Design riscv, start of the top module:
module riscv #(
    parameter logic[31:0] BootVector = 32'h0000_0000
)(
    input logic clk,
    input logic reset,
    output logic halted,
    input logic unhalt,
    output logic[31:0] i_addr,
    input logic[31:0] i_data,
    output logic[31:0] d_addr,
    output logic[31:0] d_wdata,
    output logic[3:0] d_wstrb,
    input logic[31:0] d_rdata
);
Size: ~5,300 cells after synthesis, ~1,500 flip-flops, roughly 0.078 mm² of cells after synthesis.
clock: 5.29 ns
lec_check: 0
cap_margin: 5
core_margin: 2
core_utilization: 70
cts_cluster_size: 37
slew_margin: 20
run.sh (not shown) runs the stock make flow with config.mk's settings and CLKGATE_MAP_FILE=.
The baseline ended with an error in global routing, error GRT-0116.
Change:
- CAP_MARGIN: 5 -> 20
- CORE_UTILIZATION: 70 -> 59
- CTS_CLUSTER_SIZE: 37 -> unset
- clock period: 5.29 -> 4.7 ns (I/O delays scaled with it)
=>
- Now the flow reached the layout checks and failed them: setup timing
- synthesized cell count stays the same
- area after synthesis does not change
- die area is higher by about a fifth
Change:
- CORE_UTILIZATION: 59 -> 71
- MAX_ROUTING_LAYER: unset -> met4
- clock period: 4.7 -> 8.4 ns (I/O delays scaled with it)
After rerunning:
- Now the flow never finished: it broke off in global routing
- area after synthesis does not change
- die area came out lower by 17%
- synthesized cell count does not change

riscv again, from the RTL that the note above started with.
Design riscv, start of the top module:
module riscv #(
    parameter logic[31:0] BootVector = 32'h0000_0000
)(
    input logic clk,
    input logic reset,
    output logic halted,
    input logic unhalt,
    output logic[31:0] i_addr,
    input logic[31:0] i_data,
    output logic[31:0] d_addr,
    output logic[31:0] d_wdata,
    output logic[3:0] d_wstrb,
    input logic[31:0] d_rdata
);
    logic[31:0] instr_f;
    logic[31:0] pc_f;
    logic[31:0] pc4_f;
    logic[31:0] instr_d;
    logic[31:0] pc_d;
    logic[31:0] pc4_d;
    logic[2:0] mem_size_d;
    logic mem_write_d;
    logic mem_read_d;
    logic rd_valid_d;
    logic[1:0] exec_sel_d;
    logic[2:0] flow_ctrl_d;
    logic[3:0] alsu_func_d;
    logic[1:0] src_sel_d;
    logic[3:0] fwd_sel_d;
    logic[4:0] rd_d;
    logic[31:0] reg_a_d;
    logic[31:0] reg_b_d;
    logic[31:0] imm_d;
    logic[31:0] pc_imm_d;
    logic jump_d;
    logic[2:0] mem_size_e;
    logic mem_write_e;
    logic mem_read_e;
    logic rd_valid_e;
    logic[1:0] exec_sel_e;
    logic[2:0] flow_ctrl_e;
    logic[3:0] alsu_func_e;
    logic[1:0] src_sel_e;
    logic[3:0] fwd_sel_e;
    logic[4:0] rd_e;
    logic[31:0] reg_a_e;
    logic[31:0] reg_b_e;
    logic[31:0] imm_e;
    logic[31:0] pc_imm_e;
    logic[31:0] pc_e;
    logic[31:0] pc4_e;
    logic[31:0] exec_res_e;
    logic[31:0] fwd_b_e;
    logic[1:0] pc_sel_e;
    logic[31:0] alsu_res_e;
    logic[2:0] mem_size_m;
    logic mem_write_m;
    logic mem_read_m;
    logic rd_valid_m;
    logic[4:0] rd_m;
    logic[31:0] exec_res_m;
    logic[31:0] fwd_b_m;
    logic[31:0] reg_d_m;
    logic rd_valid_w;
    logic[4:0] rd_w;
    logic[31:0] reg_d_w;
    logic stall;
    logic flush;
    logic system;
    logic misaligned_pc;
    logic misaligned_addr;
    fetch_stage fetch(.*);
    fd_reg fd_reg(.*);
    decode_stage decode(.*);
    de_reg de_reg(.*);
    execute_stage execute(.*);
    em_reg em_reg(.*);
    memory_stage memory(.*);
    mw_reg mw_reg(.*);
    halt_ctrl halt_ctrl(.*);
endmodule
==> flow/config.mk <==
export PLATFORM = sky130hd
export DESIGN_NAME = riscv
export DESIGN_NICKNAME = riscv
export VERILOG_FILES = /design/flow/design.v
export SDC_FILE = /design/flow/constraint.sdc
export NUM_CORES = 4
export LEC_CHECK = 0
export CAP_MARGIN = 25
export CELL_PAD_IN_SITES_DETAIL_PLACEMENT = 0
export CELL_PAD_IN_SITES_GLOBAL_PLACEMENT = 2
export CORE_MARGIN = 2
export CORE_UTILIZATION = 19
export CTS_CLUSTER_DIAMETER = 60
export CTS_CLUSTER_SIZE = 82
export GPL_ROUTABILITY_DRIVEN = 0
export GPL_TIMING_DRIVEN = 0
export MIN_ROUTING_LAYER = met1
export PLACE_DENSITY_LB_ADDON = 0.26
export SETUP_SLACK_MARGIN = 0.6
export SLEW_MARGIN = 25
export TNS_END_PERCENT = 80
==> flow/constraint.sdc <==
create_clock -name core_clock -period 7.0 [get_ports {clk}]
set_input_delay 1.4000 -clock core_clock [delete_from_list [all_inputs] [get_ports {clk}]]
set_output_delay 1.4000 -clock core_clock [all_outputs]
set_load 0.01 [all_outputs]
==> next run, changes <==
CELL_PAD_IN_SITES_GLOBAL_PLACEMENT = 0   (was 2)
CORE_UTILIZATION = 72   (was 19)
CTS_CLUSTER_DIAMETER = 28   (was 60)
CTS_CLUSTER_SIZE = 51   (was 82)
GPL_TIMING_DRIVEN = 1   (was 0)
PLACE_DENSITY_LB_ADDON = 0.0   (was 0.26)
SETUP_SLACK_MARGIN = 1.22   (was 0.6)
clock period = 4.09 ns   (was 7.0 ns; I/O delays follow)
=>
- Now the flow aborted during clock tree synthesis
- die area shrinks by 73%
- synthesized area does not change
- synthesized cell count stays the same
